Setup of run 1:
## divider
module divider (
    input div_clk, reset,
    input div,
    input div_signed,
    input [31:0] x, y,
    input use_mod,
    output [31:0] div_result,
    output div_ok
);
Settings: LEC_CHECK=0, CAP_MARGIN=20, CORE_MARGIN=2, CORE_UTILIZATION=40, SETUP_SLACK_MARGIN=0.14, SLEW_MARGIN=20; clock period 6.73 ns.
run.sh (not shown) runs the stock make flow with config.mk's settings and CLKGATE_MAP_FILE=.
Input-level comparison between run 2 and run 1:
- clearing SETUP_SLACK_MARGIN, which used to be 0.14
- putting MAX_ROUTING_LAYER at met4 where nothing was set
- swapping 40 for 65 in CORE_UTILIZATION
- swapping 6.73 for 5.39 in the clock period (ns, I/O delays scaled along)
## What came out
Run 2 against run 1: end-of-flow core utilization now larger; share of the clock period used by the worst path now larger; slew at the pin closest to its max-slew limit saw an increase; overall routed net length has increased; die outline width moved down. Taking run 1 as the reference, in run 2 design area went up by 470 um^2, smallest setup slack after layout down 0.56 ns, switching share of power increased by 1.1 points relative to the old numbers. [run 2] flow finished | final checks: failed | reasons: negative setup slack. Origin of the worst setup path: my_srt.D[11] -> run 1, my_srt.D[10] -> run 2.
The following lists how run 3 was set up differently from run 2:
- CTS_CLUSTER_DIAMETER: unset -> 387
- TNS_END_PERCENT: unset -> 10
- SETUP_SLACK_MARGIN: unset -> -0.16
- CAP_MARGIN: 20 -> 0
- CORE_ASPECT_RATIO: unset -> 0.7
- HOLD_SLACK_MARGIN: unset -> 0.3
- PLACE_DENSITY: unset -> 0.42
- CTS_CLUSTER_SIZE: unset -> 12
- CORE_UTILIZATION: 65 -> 72
- ABC_AREA: unset -> 1
- MAX_ROUTING_LAYER: met4 -> unset
- the clock period (ns, I/O delays scaled along): 5.39 -> 3.59
--- outcome ---
Run 2 → run 3: gate count after technology mapping grew by 1126; synthesized netlist net count now sits higher; detailed-placement wirelength estimate increased 12000 um; simple-gate share of the synthesized area up 15 points.
Clock buffer count from CTS (run 2 / run 3): 1.3
Depth of the CTS H-tree: run 2 vs run 3, no meaningful difference
The run showing the greater synthesis area per yosys is run 3.
Run 3 reports a lower die span in y than run 2 does.
Cell count in the Yosys report grows by more than a quarter when moving from run 2 to run 3.
Summary of the comparison: total placed instance area is higher in run 3, relative to run 2.
Run status, run 3: aborted in 5_1_grt, error GRT-0116
Diff run 3 and run 2: count of placed standard cells including taps lower in run 2
Relative to run 3, the following input files were edited for run 4:
- ABC_AREA no longer set, was 1
- PLACE_DENSITY no longer set, was 0.42
- CORE_UTILIZATION now 40, was 72
- TNS_END_PERCENT no longer set, was 10
- CTS_CLUSTER_SIZE no longer set, was 12
- HOLD_SLACK_MARGIN no longer set, was 0.3
- CTS_CLUSTER_DIAMETER no longer set, was 387
- CAP_MARGIN now 20, was 0
- SETUP_SLACK_MARGIN no longer set, was -0.16
- CORE_ASPECT_RATIO no longer set, was 0.7
- the clock period (ns, I/O delays scaled along) now 8.0, was 3.59
==> results <==
The flow did not stop early for run 4: all stages ran, and the layout cleared the timing, DRC and antenna checks. Sort run 3 and run 4 by total setup buffers inserted after CTS, descending, and run 3 comes first. Note that the height of the chip recorded for run 4 amounts to 1.6 times the value seen in run 3. Sort run 3 and run 4 by area of the core desc -> top: run 4.
> inputs changed (run 4 -> run 5)
- putting CTS_CLUSTER_DIAMETER at 59 where nothing was set
- putting GPL_ROUTABILITY_DRIVEN at 1 where nothing was set
- putting TNS_END_PERCENT at 5 where nothing was set
- putting GPL_TIMING_DRIVEN at 1 where nothing was set
- putting CELL_PAD_IN_SITES_DETAIL_PLACEMENT at 0 where nothing was set
- putting SETUP_SLACK_MARGIN at -0.17 where nothing was set
- swapping 40 for 66 in CORE_UTILIZATION
- putting HOLD_SLACK_MARGIN at 0.29 where nothing was set
- swapping 8.0 for 2.88 in the clock period (ns, I/O delays scaled along)
==> comparison <==
- Of the two candidates, run 4 has the better half-perimeter wire length after placement and run 5 the worse one.
- In run 5, the horizontal extent of the die came out 22% below the value in run 4.
- On run 5: number of placement rows is 22% lower than what run 4 gave.
- Core box area went down by more than a quarter going from run 4 to run 5.
- Run 5 did not make it past 5_1_grt, where a tool error ended it.
- | floorplan-stage core utilization | run 5 vs run 4 | 26 points higher |
- Of run 5 and run 4, the lower worst setup slack after placement belongs to run 5.
- Compared with run 4, run 5 shows a full die area that is 39% lower.
- [compare] base=run 4 new=run 5: final weighted congestion in routability-driven placement shows an increase of 19%, number of clock buffers inserted by TritonCTS shows a reduction of 1, number of buffers inserted by post-CTS setup repair shows an increase of 44, post-synth area from yosys stat shows no meaningful change.


== run A ==
Starting RTL as in the previous note.
clock: 5.16 ns
lec_check: 0
cap_margin: 20
cell_pad_in_sites_detail_placement: 0
core_margin: 2
core_utilization: 68
cts_cluster_size: 36
gpl_routability_driven: 1
gpl_timing_driven: 1
hold_slack_margin: 0.29
setup_slack_margin: 0.76
slew_margin: 20
The log for run A ends in global routing (5_1_grt) with error GRT-0232, so the run never completed.
diff inputs: run A => run B
==> flow/config.mk <==
export PLATFORM = sky130hd
export DESIGN_NAME = divider
export DESIGN_NICKNAME = divider
export VERILOG_FILES = /design/flow/design.v
export SDC_FILE = /design/flow/constraint.sdc
export NUM_CORES = 4
export LEC_CHECK = 0
export CAP_MARGIN = 20
export CORE_MARGIN = 2
export CORE_UTILIZATION = 40
export SLEW_MARGIN = 20
==> flow/constraint.sdc <==
create_clock -name core_clock -period 6.73 [get_ports {div_clk}]
set_input_delay 1.3460 -clock core_clock [delete_from_list [all_inputs] [get_ports {div_clk}]]
set_output_delay 1.3460 -clock core_clock [all_outputs]
set_load 0.01 [all_outputs]
==> comparison <==
No stage failed in run B, and the final checks on the layout all came back clean.
From run A to run B, number of cell instances after yosys synthesis did not move at all.
Comparing run A and run B, area inside the core boundary is higher on run B.
Going from run A to run B, the quantity of gates resized following cts was found to have gone down by 167.
Delta (run B minus run A): die size moved up, overall die height moved up, post-synthesis xor/xnor area fraction level.
Compared with run A, run B shows placed wire-length estimate after detailed placement higher by about 8%.
Area fraction in mux cells: run A vs run B — no meaningful difference
Setup changes, run B to run C
diff --git a/flow/config.mk b/flow/config.mk
--- a/flow/config.mk
+++ b/flow/config.mk
@@ -9,3 +9,5 @@
 export CORE_MARGIN = 2
-export CORE_UTILIZATION = 40
+export CORE_UTILIZATION = 62
+export CTS_CLUSTER_DIAMETER = 387
+export CTS_CLUSTER_SIZE = 97
 export SLEW_MARGIN = 20
==> flow/constraint.sdc <==
create_clock -name core_clock -period 3.59 [get_ports {div_clk}]
set_input_delay 0.7180 -clock core_clock [delete_from_list [all_inputs] [get_ports {div_clk}]]
set_output_delay 0.7180 -clock core_clock [all_outputs]
set_load 0.01 [all_outputs]
--- outcome ---
- The log for run C ends in global routing (5_1_grt) with error GRT-0116, so the run never completed.
- When run C is set beside run B, its total number of placement rows turns out to be 20 smaller.
- Run B → run C: vertical extent of the die shrank by 54 um; die area lower.
Relative to run C, the following input files were edited for run D:
diff --git a/flow/config.mk b/flow/config.mk
--- a/flow/config.mk
+++ b/flow/config.mk
@@ -9,5 +9,5 @@
 export CORE_MARGIN = 2
-export CORE_UTILIZATION = 62
-export CTS_CLUSTER_DIAMETER = 387
-export CTS_CLUSTER_SIZE = 97
+export CORE_UTILIZATION = 68
+export CTS_CLUSTER_SIZE = 32
+export SETUP_SLACK_MARGIN = -0.36
 export SLEW_MARGIN = 20
==> flow/constraint.sdc <==
create_clock -name core_clock -period 5.46 [get_ports {div_clk}]
set_input_delay 1.0920 -clock core_clock [delete_from_list [all_inputs] [get_ports {div_clk}]]
set_output_delay 1.0920 -clock core_clock [all_outputs]
set_load 0.01 [all_outputs]
[summary]
- Final checks on run D, whose flow otherwise completed, came back failing, citing setup timing.
- Placeable core area is higher on run C
- Diff run C..run D | chip area estimate from yosys synthesis | unchanged
- Synthesized area came out exactly the same in run C and run D.
- Higher share of the core filled by cells before placement among run C and run D: run D
- Number of cell rows ends up higher on run C.
- Run D vs. run C: number of cells in the design after placement went down by 844.
- Compared with run C, run D shows die area that has gone down by a little under 10%.
For run E, these inputs were changed with respect to run D:
diff --git a/flow/config.mk b/flow/config.mk
--- a/flow/config.mk
+++ b/flow/config.mk
@@ -9,5 +9,7 @@
 export CORE_MARGIN = 2
-export CORE_UTILIZATION = 68
-export CTS_CLUSTER_SIZE = 32
-export SETUP_SLACK_MARGIN = -0.36
-export SLEW_MARGIN = 20
+export CORE_UTILIZATION = 40
+export CTS_CLUSTER_DIAMETER = 372
+export GPL_ROUTABILITY_DRIVEN = 0
+export MAX_ROUTING_LAYER = met4
+export SETUP_SLACK_MARGIN = 0.52
+export SLEW_MARGIN = 35
==> flow/constraint.sdc <==
create_clock -name core_clock -period 8.0 [get_ports {div_clk}]
set_input_delay 1.6000 -clock core_clock [delete_from_list [all_inputs] [get_ports {div_clk}]]
set_output_delay 1.6000 -clock core_clock [all_outputs]
set_load 0.01 [all_outputs]
==> comparison <==
Run E did not stop at any stage, and its layout met the timing, DRC and antenna checks.
Sort run E and run D by worst-case clock skew, descending, and run D comes first.
Fraction of power spent switching nets ends up higher on run D.
On final standard cell area without fillers: between run E and run D, it ends up higher for run D.
The met3 layer wire length in the routed design of run E falls short of that of run D by 36%.
When run E is set beside run D, its sum of internal, switching and leakage power turns out to be 32% smaller.
For run D, the slowest cell on the critical path was sky130_fd_sc_hd__fa_1, unlike run E, where it was sky130_fd_sc_hd__a22oi_1.
Run D → run E: die outline height now sits higher; total via count in the routed design now sits lower.
Run E vs run D: number of ordinary and repair buffers in the finished layout down by more than a quarter
Run comparison: run D critical path endpoint my_srt.rem[30]$_DFFE_PP_; run E critical path endpoint my_srt.rem[28]$_DFFE_PP_


divider again, from the RTL that the note above started with.
export LEC_CHECK = 0
export ABC_AREA = 1
export CAP_MARGIN = 0
export CORE_MARGIN = 2
export CORE_UTILIZATION = 72
export CTS_CLUSTER_DIAMETER = 387
export CTS_CLUSTER_SIZE = 12
export HOLD_SLACK_MARGIN = 0.3
export PLACE_DENSITY = 0.42
export SETUP_SLACK_MARGIN = 0.87
export SLEW_MARGIN = 20
export TNS_END_PERCENT = 10
create_clock -name core_clock -period 3.59 [get_ports {div_clk}]
The baseline stopped in 5_1_grt, error GRT-0116.
Change:
ABC_AREA = default   (was 1)
CAP_MARGIN = 20   (was 0)
CELL_PAD_IN_SITES_DETAIL_PLACEMENT = 0   (was default)
CORE_UTILIZATION = 65   (was 72)
CTS_CLUSTER_DIAMETER = default   (was 387)
CTS_CLUSTER_SIZE = default   (was 12)
GPL_ROUTABILITY_DRIVEN = 1   (was default)
GPL_TIMING_DRIVEN = 1   (was default)
HOLD_SLACK_MARGIN = 0.29   (was 0.3)
PLACE_DENSITY = default   (was 0.42)
SETUP_SLACK_MARGIN = default   (was 0.87)
TNS_END_PERCENT = default   (was 10)
clock period = 5.16 ns   (was 3.59 ns; I/O delays follow)
Now the flow finished but failed the layout checks on negative setup slack.
Die area increases by 8.2%.
Synthesized area decreases by 2.2%.
Synthesized cell count decreases by 21%.
Change:
ABC_AREA = 1   (was default)
CELL_PAD_IN_SITES_DETAIL_PLACEMENT = default   (was 0)
CORE_UTILIZATION = 72   (was 65)
CTS_CLUSTER_DIAMETER = 387   (was default)
CTS_CLUSTER_SIZE = 97   (was default)
GPL_ROUTABILITY_DRIVEN = default   (was 1)
GPL_TIMING_DRIVEN = default   (was 1)
HOLD_SLACK_MARGIN = default   (was 0.29)
SETUP_SLACK_MARGIN = -0.31   (was default)
clock period = 3.59 ns   (was 5.16 ns; I/O delays follow)
Outcome:
- The new run failed in 5_1_grt, error GRT-0232
- die size fell by a little under a tenth
- synthesized cell count rose by a quarter to a third
- synthesized area rose by a few percent
Change:
ABC_AREA = default   (was 1)
CELL_PAD_IN_SITES_DETAIL_PLACEMENT = 0   (was default)
CORE_UTILIZATION = 55   (was 72)
CTS_CLUSTER_DIAMETER = default   (was 387)
CTS_CLUSTER_SIZE = default   (was 97)
GPL_ROUTABILITY_DRIVEN = 1   (was default)
GPL_TIMING_DRIVEN = 1   (was default)
HOLD_SLACK_MARGIN = 0.29   (was default)
SETUP_SLACK_MARGIN = default   (was -0.31)
clock period = 2.97 ns   (was 3.59 ns; I/O delays follow)
Outcome:
- The changed run failed in 5_1_grt (GRT-0232)
- synthesized area is lower by 2.2%
- die size climbs by 27%
- synthesized cell count shrinks by 21%
Power is estimated from default activity; no workload was simulated.
